Setup of run 1:
==> flow/design.v <==
module SelectionSort_custom_SIMD_instruction (clk, reset, 
	in_v, rd, vrd1, vrd2, 
		in_data, in_vdata1, in_vdata2, 
	out_v, out_rd, out_vrd1, out_vrd2, 
		out_data, out_vdata1, out_vdata2);
	input clk, reset;
	input in_v;
	input [4:0] rd;
	input [2:0] vrd1, vrd2;			
	input [32-1:0] in_data;
	input [256-1:0] in_vdata1, in_vdata2;	
	output out_v;
	output [4:0] out_rd;
	output [2:0] out_vrd1, out_vrd2;	
	output  [32-1:0] out_data;
	output [256-1:0] out_vdata1, out_vdata2;
	reg [13-1:0] valid_sr;
	reg [5*13-1:0] rd_sr; 
	reg [3*13-1:0] vrd1_sr, vrd2_sr;
	always @(posedge clk) begin
		if (reset) begin
			valid_sr<=0; rd_sr<=0; vrd1_sr<=0; vrd2_sr<=0;
		end else begin
			valid_sr<= (valid_sr<<1)|in_v;			
			  rd_sr <= (   rd_sr<<5)| rd;
			vrd1_sr <= ( vrd1_sr<<3)|vrd1; 
			vrd2_sr <= ( vrd2_sr<<3)|vrd2;
		end
	end
	assign out_v   =valid_sr[  13-1];
	assign out_rd  =   rd_sr[5*13-1-:5];
	assign out_vrd1= vrd1_sr[3*13-1-:3]; 
	assign out_vrd2= vrd2_sr[3*13-1-:3];
	wire [255:0] in_valid, out_valid;
	assign in_valid = in_v ? in_vdata1 : 0;
	assign out_vdata1 = out_v ? out_valid : 0;
	SelectionSort selection_sort(.clock(clk), .in(in_valid), .out(out_valid));
	assign out_data = 0;
	assign out_vdata2 = 0;
endmodule  
module SelectionSort
(
  input wire clock,
  input wire [255:0] in,
  output wire [255:0] out
);
  wire [31:0] in_array [7:0];
  wire [31:0] out_array [7:0];
  wire [31:0] intermediate [95:0];
  genvar i;
  for (i=0; i<8; i=i+1) begin
    assign in_array[i] = in[((i+1)*32)-1 -: 32];
  end
  genvar j;
  for (j=0; j<8; j=j+1) begin
    assign out[((j+1)*32)-1 -: 32] = out_array[j];
  end
  CAS_unit cas0_1(clock, in_array[0], in_array[1], intermediate[0], intermediate[1]);
  SR_module nopx_1(clock, in_array[2], intermediate[2]);
  SR_module nopx_2(clock, in_array[3], intermediate[3]);
  SR_module nopx_3(clock, in_array[4], intermediate[4]);
  SR_module nopx_4(clock, in_array[5], intermediate[5]);
  SR_module nopx_5(clock, in_array[6], intermediate[6]);
  SR_module nopx_6(clock, in_array[7], intermediate[7]);
  CAS_unit cas0_2(clock, intermediate[0], intermediate[2], intermediate[8], intermediate[10]);
  SR_module nopx_7(clock, intermediate[1], intermediate[9]);
  SR_module nopx_8(clock, intermediate[3], intermediate[11]);
  SR_module nopx_9(clock, intermediate[4], intermediate[12]);
  SR_module nopx_10(clock, intermediate[5], intermediate[13]);
  SR_module nopx_11(clock, intermediate[6], intermediate[14]);
  SR_module nopx_12(clock, intermediate[7], intermediate[15]);
  CAS_unit cas0_3(clock, intermediate[8], intermediate[11], intermediate[16], intermediate[19]);
  CAS_unit cas4(clock, intermediate[9], intermediate[10], intermediate[17], intermediate[18]);
  SR_module nopx_13(clock, intermediate[12], intermediate[20]);
  SR_module nopx_14(clock, intermediate[13], intermediate[21]);
  SR_module nopx_15(clock, intermediate[14], intermediate[22]);
  SR_module nopx_16(clock, intermediate[15], intermediate[23]);
  CAS_unit cas0_4(clock, intermediate[16], intermediate[20], intermediate[24], intermediate[28]);
  CAS_unit cas6(clock, intermediate[17], intermediate[19], intermediate[25], intermediate[27]);
  SR_module nop17(clock, intermediate[18], intermediate[26]);
  SR_module nop18(clock, intermediate[21], intermediate[29]);
  SR_module nop19(clock, intermediate[22], intermediate[30]);
  SR_module nop20(clock, intermediate[23], intermediate[31]);
  CAS_unit cas0_5(clock, intermediate[24], intermediate[29], intermediate[32], intermediate[37]);
  CAS_unit cas8(clock, intermediate[25], intermediate[28], intermediate[33], intermediate[36]);
  CAS_unit cas9(clock, intermediate[26], intermediate[27], intermediate[34], intermediate[35]);
  SR_module nop21(clock, intermediate[30], intermediate[38]);
  SR_module nop22(clock, intermediate[31], intermediate[39]);
  CAS_unit cas0_6(clock, intermediate[32], intermediate[38], intermediate[40], intermediate[46]);
  CAS_unit cas11(clock, intermediate[33], intermediate[37], intermediate[41], intermediate[45]);
  CAS_unit cas12(clock, intermediate[34], intermediate[36], intermediate[42], intermediate[44]);
  SR_module nop23(clock, intermediate[35], intermediate[43]);
  SR_module nop24(clock, intermediate[39], intermediate[47]);
  CAS_unit cas0_7(clock, intermediate[40], intermediate[47], intermediate[48], intermediate[55]);
  CAS_unit cas14(clock, intermediate[41], intermediate[46], intermediate[49], intermediate[54]);
  CAS_unit cas15(clock, intermediate[42], intermediate[45], intermediate[50], intermediate[53]);
  CAS_unit cas16(clock, intermediate[43], intermediate[44], intermediate[51], intermediate[52]);
  SR_module nop0_1(clock, intermediate[48], intermediate[56]);
  CAS_unit cas17(clock, intermediate[49], intermediate[55], intermediate[57], intermediate[63]);
  CAS_unit cas18(clock, intermediate[50], intermediate[54], intermediate[58], intermediate[62]);
  CAS_unit cas19(clock, intermediate[51], intermediate[53], intermediate[59], intermediate[61]);
  SR_module nop26(clock, intermediate[52], intermediate[60]);
  SR_module nop0_2(clock, intermediate[56], intermediate[64]);
  SR_module nop28(clock, intermediate[57], intermediate[65]);
  CAS_unit cas20(clock, intermediate[58], intermediate[63], intermediate[66], intermediate[71]);
  CAS_unit cas21(clock, intermediate[59], intermediate[62], intermediate[67], intermediate[70]);
  CAS_unit cas22(clock, intermediate[60], intermediate[61], intermediate[68], intermediate[69]);
  SR_module nop0_3(clock, intermediate[64], intermediate[72]);
  SR_module nop30(clock, intermediate[65], intermediate[73]);
  SR_module nop31(clock, intermediate[66], intermediate[74]);
  CAS_unit cas23(clock, intermediate[67], intermediate[71], intermediate[75], intermediate[79]);
  CAS_unit cas24(clock, intermediate[68], intermediate[70], intermediate[76], intermediate[78]);
  SR_module nop32(clock, intermediate[69], intermediate[77]);
  SR_module nop0_4(clock, intermediate[72], intermediate[80]);
  SR_module nop34(clock, intermediate[73], intermediate[81]);
  SR_module nop35(clock, intermediate[74], intermediate[82]);
  SR_module nop36(clock, intermediate[75], intermediate[83]);
  CAS_unit cas25(clock, intermediate[76], intermediate[79], intermediate[84], intermediate[87]);
  CAS_unit cas26(clock, intermediate[77], intermediate[78], intermediate[85], intermediate[86]);
  SR_module nop0_5(clock, intermediate[80], intermediate[88]);
  SR_module nop38(clock, intermediate[81], intermediate[89]);
  SR_module nop39(clock, intermediate[82], intermediate[90]);
  SR_module nop40(clock, intermediate[83], intermediate[91]);
  SR_module nop41(clock, intermediate[84], intermediate[92]);
  CAS_unit cas27(clock, intermediate[85], intermediate[87], intermediate[93], intermediate[95]);
  SR_module nop42(clock, intermediate[86], intermediate[94]);
  SR_module nop0_6(clock, intermediate[88], out_array[0]);
  SR_module nop44(clock, intermediate[89], out_array[1]);
  SR_module nop45(clock, intermediate[90], out_array[2]);
  SR_module nop46(clock, intermediate[91], out_array[3]);
  SR_module nop47(clock, intermediate[92], out_array[4]);
  SR_module nop48(clock, intermediate[93], out_array[5]);
  CAS_unit cas28(clock, intermediate[94], intermediate[95], out_array[6], out_array[7]);
endmodule
module CAS_unit(clk, inA, inB, outA, outB);
	input clk;
	input [31:0] inA;
	input [31:0] inB;
	output reg [31:0] outA;
	output reg [31:0] outB;
	always @(posedge clk) begin
		if (inA<inB) begin
			outA<=inA; outB<=inB;
		end else begin
			outB<=inA; outA<=inB;
		end
	end
endmodule  
module SR_module(clk, din, dout);
	input clk;
	input      [31:0] din;
	output reg [31:0] dout;
	always @(posedge clk) dout<=din;
endmodule  
Settings: LEC_CHECK=0, CAP_MARGIN=25, CELL_PAD_IN_SITES_DETAIL_PLACEMENT=2, CORE_ASPECT_RATIO=1.23, CORE_MARGIN=5, CORE_UTILIZATION=69, CTS_CLUSTER_DIAMETER=108, CTS_CLUSTER_SIZE=33, GPL_ROUTABILITY_DRIVEN=1, MAX_ROUTING_LAYER=met4, MIN_ROUTING_LAYER=met2, PLACE_DENSITY_LB_ADDON=0.04, SETUP_SLACK_MARGIN=-0.23, SLEW_MARGIN=25, TNS_END_PERCENT=85; clock period 2.46 ns.
run.sh (not shown) runs the stock make flow with config.mk's settings and CLKGATE_MAP_FILE=.
Run 1 got as far as detailed placement, where a tool error ended the run.
#### Input delta (run 2 over run 1)
Settings: a deleted PLACE_DENSITY_LB_ADDON that had been 0.04; a deleted CELL_PAD_IN_SITES_DETAIL_PLACEMENT that had been 2; a deleted TNS_END_PERCENT that had been 85; a change of SETUP_SLACK_MARGIN from -0.23 to 0.57; a change of CORE_MARGIN from 5 to 2; a deleted CORE_ASPECT_RATIO that had been 1.23; an added ABC_AREA of 1; a change of CORE_UTILIZATION from 69 to 70; a deleted MAX_ROUTING_LAYER that had been met4; a change of SLEW_MARGIN from 25 to 20; a change of CTS_CLUSTER_SIZE from 33 to 35; a deleted GPL_ROUTABILITY_DRIVEN that had been 1; a change of CAP_MARGIN from 25 to 20; a change of CTS_CLUSTER_DIAMETER from 108 to 206; a deleted MIN_ROUTING_LAYER that had been met2; a change of the clock period (ns, I/O delays scaled along) from 2.46 to 2.32.
[summary]
- Flow for run 2 halted at global routing, error code GRT-0232.
- Run 1 got as far as detailed placement, where a tool error ended the run.
- Diff run 1 -> run 2: die area now larger, synthesized instance count grew by 5104, area figure in the yosys stat output went up by 5.6%.


RTL: the design.v shown in full above, as it stands there.
make LEC_CHECK=0 CAP_MARGIN=0 CORE_ASPECT_RATIO=0.67 CORE_MARGIN=2 CORE_UTILIZATION=69 CTS_CLUSTER_DIAMETER=26 CTS_CLUSTER_SIZE=57 GPL_ROUTABILITY_DRIVEN=1 HOLD_SLACK_MARGIN=0.23 SETUP_SLACK_MARGIN=0.71 SLEW_MARGIN=20 TNS_END_PERCENT=85 finish   # period 2.46 ns
The starting point ended with an error in 5_1_grt.
==> next run, changes <==
CAP_MARGIN = 20   (was 0)
CORE_ASPECT_RATIO = default   (was 0.67)
CORE_UTILIZATION = 54   (was 69)
CTS_CLUSTER_DIAMETER = default   (was 26)
CTS_CLUSTER_SIZE = default   (was 57)
GPL_ROUTABILITY_DRIVEN = default   (was 1)
HOLD_SLACK_MARGIN = default   (was 0.23)
SETUP_SLACK_MARGIN = default   (was 0.71)
TNS_END_PERCENT = default   (was 85)
clock period = 3.73 ns   (was 2.46 ns; I/O delays follow)
After rerunning: Now the flow ran to the end with no violations; synthesized area stays the same; die size is higher by 27%; synthesized cell count does not change.
==> next run, changes <==
CORE_UTILIZATION = 72   (was 54)
PLACE_DENSITY = 0.95   (was default)
TNS_END_PERCENT = 5   (was default)
clock period = 2.98 ns   (was 3.73 ns; I/O delays follow)
Outcome: This time the run produced a layout that fails on negative setup slack; first-iteration DRC count grows by about 110%; worst hold slack gets worse by 0.12 ns; non-clock buffer count grows by 184; sequential share of layout area shrinks by 0.20 points; via count grows by 12%.
